==> run a: inputs <==
Design Attention_top, start of the top module:
module Attention_top #(
    parameter INPUT_WIDTH = 8,
    parameter NUM_CODE_WIDTH = 5,
    parameter MATRIX_SIZE = 3,
    parameter ADDR_WIDTH = $clog2(MATRIX_SIZE**2<<2),
    parameter OUTPUT_WIDTH = $clog2(MATRIX_SIZE*(2**INPUT_WIDTH))-1
)(
    input clk,
    input reset_n,
    input start,
    input softmax_req,DATA_write_EN,
    input  [INPUT_WIDTH*MATRIX_SIZE-1:0] Q_INPUT,
    input [INPUT_WIDTH*MATRIX_SIZE-1:0] MATRIX_INPUT,
    output reg [MATRIX_SIZE*OUTPUT_WIDTH-1:0] Output_RESULT,
    input output_req
);
==> flow/config.mk <==
export PLATFORM = sky130hd
export DESIGN_NAME = Attention_top
export DESIGN_NICKNAME = Attention_top
export VERILOG_FILES = /design/flow/design.v
export SDC_FILE = /design/flow/constraint.sdc
export NUM_CORES = 4
export LEC_CHECK = 0
export CAP_MARGIN = 15
export CELL_PAD_IN_SITES_DETAIL_PLACEMENT = 0
export CORE_ASPECT_RATIO = 1.51
export CORE_MARGIN = 2
export CORE_UTILIZATION = 54
export CTS_CLUSTER_SIZE = 61
export GPL_ROUTABILITY_DRIVEN = 0
export GPL_TIMING_DRIVEN = 0
export HOLD_SLACK_MARGIN = 0.26
export MAX_ROUTING_LAYER = met4
export PLACE_DENSITY_LB_ADDON = 0.16
export SETUP_SLACK_MARGIN = 0.2
export SLEW_MARGIN = 20
==> flow/constraint.sdc <==
create_clock -name core_clock -period 3.47 [get_ports {clk}]
set_input_delay 0.6940 -clock core_clock [delete_from_list [all_inputs] [get_ports {clk}]]
set_output_delay 0.6940 -clock core_clock [all_outputs]
set_load 0.01 [all_outputs]
run.sh (not shown) runs the stock make flow with config.mk's settings and CLKGATE_MAP_FILE=.
==> inputs of run b, as changes to run a <==
Settings changed: CELL_PAD_IN_SITES_GLOBAL_PLACEMENT set to 0, CORE_ASPECT_RATIO 1.51 to unset, CORE_UTILIZATION 54 to 71, CTS_CLUSTER_SIZE 61 to 14, GPL_ROUTABILITY_DRIVEN 0 to unset, GPL_TIMING_DRIVEN 0 to unset, HOLD_SLACK_MARGIN 0.26 to 0.12, MAX_ROUTING_LAYER met4 to unset, MIN_ROUTING_LAYER set to met1, PLACE_DENSITY_LB_ADDON 0.16 to 0.13, SETUP_SLACK_MARGIN 0.2 to 1.32, TNS_END_PERCENT set to 5.
==> flow/constraint.sdc (replaced) <==
create_clock -name core_clock -period 6.4 [get_ports {clk}]
set_input_delay 1.2800 -clock core_clock [delete_from_list [all_inputs] [get_ports {clk}]]
set_output_delay 1.2800 -clock core_clock [all_outputs]
set_load 0.01 [all_outputs]
==> inputs of run c, as changes to run a <==
Settings changed: CAP_MARGIN 15 to 20, CELL_PAD_IN_SITES_DETAIL_PLACEMENT 0 to 1, CTS_CLUSTER_SIZE 61 to unset, GPL_ROUTABILITY_DRIVEN 0 to unset, HOLD_SLACK_MARGIN 0.26 to unset, PLACE_DENSITY_LB_ADDON 0.16 to unset, SETUP_SLACK_MARGIN 0.2 to unset.
==> summary of the runs <==
Run c completed, yet does not pass: setup timing. Run a finished with setup timing left. Run b ran to the end with no violations.
Register-to-register slack: run b > run c > run a.
Fmax, highest first: run c, run a, run b.
Against run c, the clock power of run a is smaller by about 5%.
Cell count: run a > run c > run b.
Via count, highest first: run c, run a, run b.
Of run b and run a, run a has the higher wire length (gap 11%, measured against run a).
Synthesized cell count is the same in run a and run c.
==> figures <==
|  | run b | run c | run a |
|---|---|---|---|
| Clock distribution power | 7.39 mW | 13.8 mW | 13.1 mW |
| Clock buffers | 163 | 154 | 147 |
| Highest routing layer actually used | met5 | met4 | met4 |
| Setup crit start | output_buffer_READ_ADDR[0] | output_buffer_READ_ADDR[0] | output_buffer_READ_ADDR[1] |
| Switching share of power | 0.3984 | 0.4253 | 0.4058 |
| 1st-iter DRT viols | 4161 | 3263 | 4028 |
| Least setup slack across all paths after layout | 1959 ps | -55.82 ps | -89.42 ps |
| Total internal power | 20.93 mW | 39.99 mW | 39.79 mW |
| Status | complete, no violations | complete, but fails checks | complete, but fails checks |
| Reasons for failing layout checks | - | setup timing | setup timing |
| Wire length of the first global-routing pass | 227600 µm | 298200 µm | 243600 µm |
| Biggest fanout along the worst timing path | 36 | 6 | 6 |
| Comb power frac | 0.380 | 0.412 | 0.419 |
| Clock power share | 0.212 | 0.199 | 0.196 |
| Detailed route wirelength on metal3 | 8933 µm | 9195 µm | 11030 µm |
| # nets final | 5595 | 5834 | 5879 |
| Setup violations, final | 0 | 1 | 1 |

========
==> inputs of try-garnet <==
Attention_top again, from the RTL that the note above started with.
## Attention_top
module Attention_top #(
    parameter INPUT_WIDTH = 8,
    parameter NUM_CODE_WIDTH = 5,
    parameter MATRIX_SIZE = 3,
    parameter ADDR_WIDTH = $clog2(MATRIX_SIZE**2<<2),
    parameter OUTPUT_WIDTH = $clog2(MATRIX_SIZE*(2**INPUT_WIDTH))-1
)(
    input clk,
    input reset_n,
    input start,
    input softmax_req,DATA_write_EN,
    input  [INPUT_WIDTH*MATRIX_SIZE-1:0] Q_INPUT,
    input [INPUT_WIDTH*MATRIX_SIZE-1:0] MATRIX_INPUT,
    output reg [MATRIX_SIZE*OUTPUT_WIDTH-1:0] Output_RESULT,
    input output_req
);
Settings: LEC_CHECK=0, CAP_MARGIN=20, CORE_MARGIN=2, CORE_UTILIZATION=51, CTS_CLUSTER_DIAMETER=32, CTS_CLUSTER_SIZE=35, MAX_ROUTING_LAYER=met5, MIN_ROUTING_LAYER=met1, PLACE_DENSITY_LB_ADDON=0.06, SETUP_SLACK_MARGIN=-0.23, SLEW_MARGIN=20, TNS_END_PERCENT=60; clock period 3.48 ns.
==> try-zinc: changes against try-garnet <==
ABC_AREA = 1   (was not set)
CORE_UTILIZATION = 70   (was 51)
CTS_CLUSTER_DIAMETER = 230   (was 32)
CTS_CLUSTER_SIZE = 37   (was 35)
MAX_ROUTING_LAYER = not set   (was met5)
MIN_ROUTING_LAYER = not set   (was met1)
PLACE_DENSITY_LB_ADDON = not set   (was 0.06)
SETUP_SLACK_MARGIN = not set   (was -0.23)
TNS_END_PERCENT = not set   (was 60)
==> flow/constraint.sdc (replaced) <==
create_clock -name core_clock -period 2.09 [get_ports {clk}]
set_input_delay 0.4180 -clock core_clock [delete_from_list [all_inputs] [get_ports {clk}]]
set_output_delay 0.4180 -clock core_clock [all_outputs]
set_load 0.01 [all_outputs]
==> try-fjord: changes against try-garnet <==
CORE_UTILIZATION = 66   (was 51)
CTS_CLUSTER_DIAMETER = not set   (was 32)
CTS_CLUSTER_SIZE = not set   (was 35)
MAX_ROUTING_LAYER = not set   (was met5)
MIN_ROUTING_LAYER = not set   (was met1)
PLACE_DENSITY_LB_ADDON = not set   (was 0.06)
SETUP_SLACK_MARGIN = not set   (was -0.23)
TNS_END_PERCENT = not set   (was 60)
==> flow/constraint.sdc (replaced) <==
create_clock -name core_clock -period 3.43 [get_ports {clk}]
set_input_delay 0.6860 -clock core_clock [delete_from_list [all_inputs] [get_ports {clk}]]
set_output_delay 0.6860 -clock core_clock [all_outputs]
set_load 0.01 [all_outputs]
==> try-tundra: changes against try-garnet <==
CORE_UTILIZATION = 37   (was 51)
CTS_CLUSTER_DIAMETER = not set   (was 32)
CTS_CLUSTER_SIZE = not set   (was 35)
MAX_ROUTING_LAYER = not set   (was met5)
MIN_ROUTING_LAYER = not set   (was met1)
PLACE_DENSITY_LB_ADDON = not set   (was 0.06)
SETUP_SLACK_MARGIN = not set   (was -0.23)
TNS_END_PERCENT = not set   (was 60)
==> flow/constraint.sdc (replaced) <==
create_clock -name core_clock -period 4.14 [get_ports {clk}]
set_input_delay 0.8280 -clock core_clock [delete_from_list [all_inputs] [get_ports {clk}]]
set_output_delay 0.8280 -clock core_clock [all_outputs]
set_load 0.01 [all_outputs]
==> summary of the runs <==
- In sequential cell count, try-garnet and try-fjord do not differ.
- Clock skew: try-tundra > try-garnet > try-fjord.
- try-zinc never finished: it broke off in 5_1_grt with GRT-0232. try-tundra finished clean. try-garnet reached the layout checks and failed them: setup timing. try-fjord ran to the end with no violations.
- Count of clock-buffer cells in the layout, lowest first: try-fjord, try-tundra, try-garnet.
- Of try-fjord and try-tundra, try-fjord has the higher clock power (gap about 10%, measured against try-tundra).
==> figures <==
metric                                                                                         try-zinc        try-garnet               try-tundra                try-fjord
Distinct lib cells                                                                                   62                88                       88                       88
Area after detailed placement                                                              0.0671 sq mm      0.0620 sq mm             0.0618 sq mm             0.0615 sq mm
Outcome                                                                       aborted with a tool error   failed layout checks  complete, no violations  complete, no violations
Last stage reached                                                                              5_1_grt                 -                        -                        -
Violated checks                                                                                       -      setup timing                        -                        -
Worst Setup Start Kind                                                                                -          register                 register                 register
Core Footprint                                                                             0.0822 sq mm       0.113 sq mm              0.156 sq mm             0.0870 sq mm
Worst-Margin Slew                                                                                     -           1080 ps                  1020 ps                   799 ps
Max Used Layer                                                                                        -              met4                     met5                     met5
Main power group                                                                                      -  sequential cells         sequential cells      combinational cells
Number of design-rule violations left by the first detailed-router iteration                          -              3353                     3206                     3525
Critical-path maximum fanout                                                                          -                 9                       11                       17

========
==> job 1197: inputs <==
Attention_top again, from the RTL that the note above started with.
Settings: LEC_CHECK=0, ABC_AREA=1, CAP_MARGIN=15, CELL_PAD_IN_SITES_DETAIL_PLACEMENT=0, CELL_PAD_IN_SITES_GLOBAL_PLACEMENT=0, CORE_MARGIN=2, CORE_UTILIZATION=69, HOLD_SLACK_MARGIN=0.12, MIN_ROUTING_LAYER=met1, PLACE_DENSITY_LB_ADDON=0.3, SETUP_SLACK_MARGIN=0.68, SLEW_MARGIN=20, TNS_END_PERCENT=5; clock period 2.58 ns.
==> inputs of job 3162, as changes to job 1197 <==
==> flow/config.mk (replaced) <==
export PLATFORM = sky130hd
export DESIGN_NAME = Attention_top
export DESIGN_NICKNAME = Attention_top
export VERILOG_FILES = /design/flow/design.v
export SDC_FILE = /design/flow/constraint.sdc
export NUM_CORES = 4
export LEC_CHECK = 0
export CAP_MARGIN = 20
export CORE_MARGIN = 2
export CORE_UTILIZATION = 72
export CTS_CLUSTER_SIZE = 21
export PLACE_DENSITY = 0.71
export SETUP_SLACK_MARGIN = 0.48
export SLEW_MARGIN = 20
==> flow/constraint.sdc (replaced) <==
create_clock -name core_clock -period 3.43 [get_ports {clk}]
set_input_delay 0.6860 -clock core_clock [delete_from_list [all_inputs] [get_ports {clk}]]
set_output_delay 0.6860 -clock core_clock [all_outputs]
set_load 0.01 [all_outputs]
==> results.py <==
# Physical implementation metrics
metrics = {
    "yosys": {
        "yosysSeqAreaShare_pct": 53.16,
    },
    "place": {
        "pre_cts_ws_ns": 0.06499,
    },
    "clocking": {
        "post_cts_resized": 244,
    },
    "floorplanning": {
        "die_area_um2": 82960,
        "rows": 104,
    },
    "status": {
        "status": "no timing/DRC/antenna violations",
    },
}
# the run above: job 3162

==> results.py <==
# Metrics from the implementation run
metrics = {
    "floorplanning": {
        "die_w_um": 294.5,
        "die_area_um2": 86720,
    },
    "clocking": {
        "post_cts_resized": 530,
    },
    "status": {
        "status": "stopped before the end",
        "failing_step": "5_1_grt",
    },
    "yosys": {
        "yosysSeqAreaShare_pct": 53.04,
        "yosys.stat.chipArea_um2": 58220,
    },
}
# the run above: job 1197

Power and IR drop assume default switching activity.
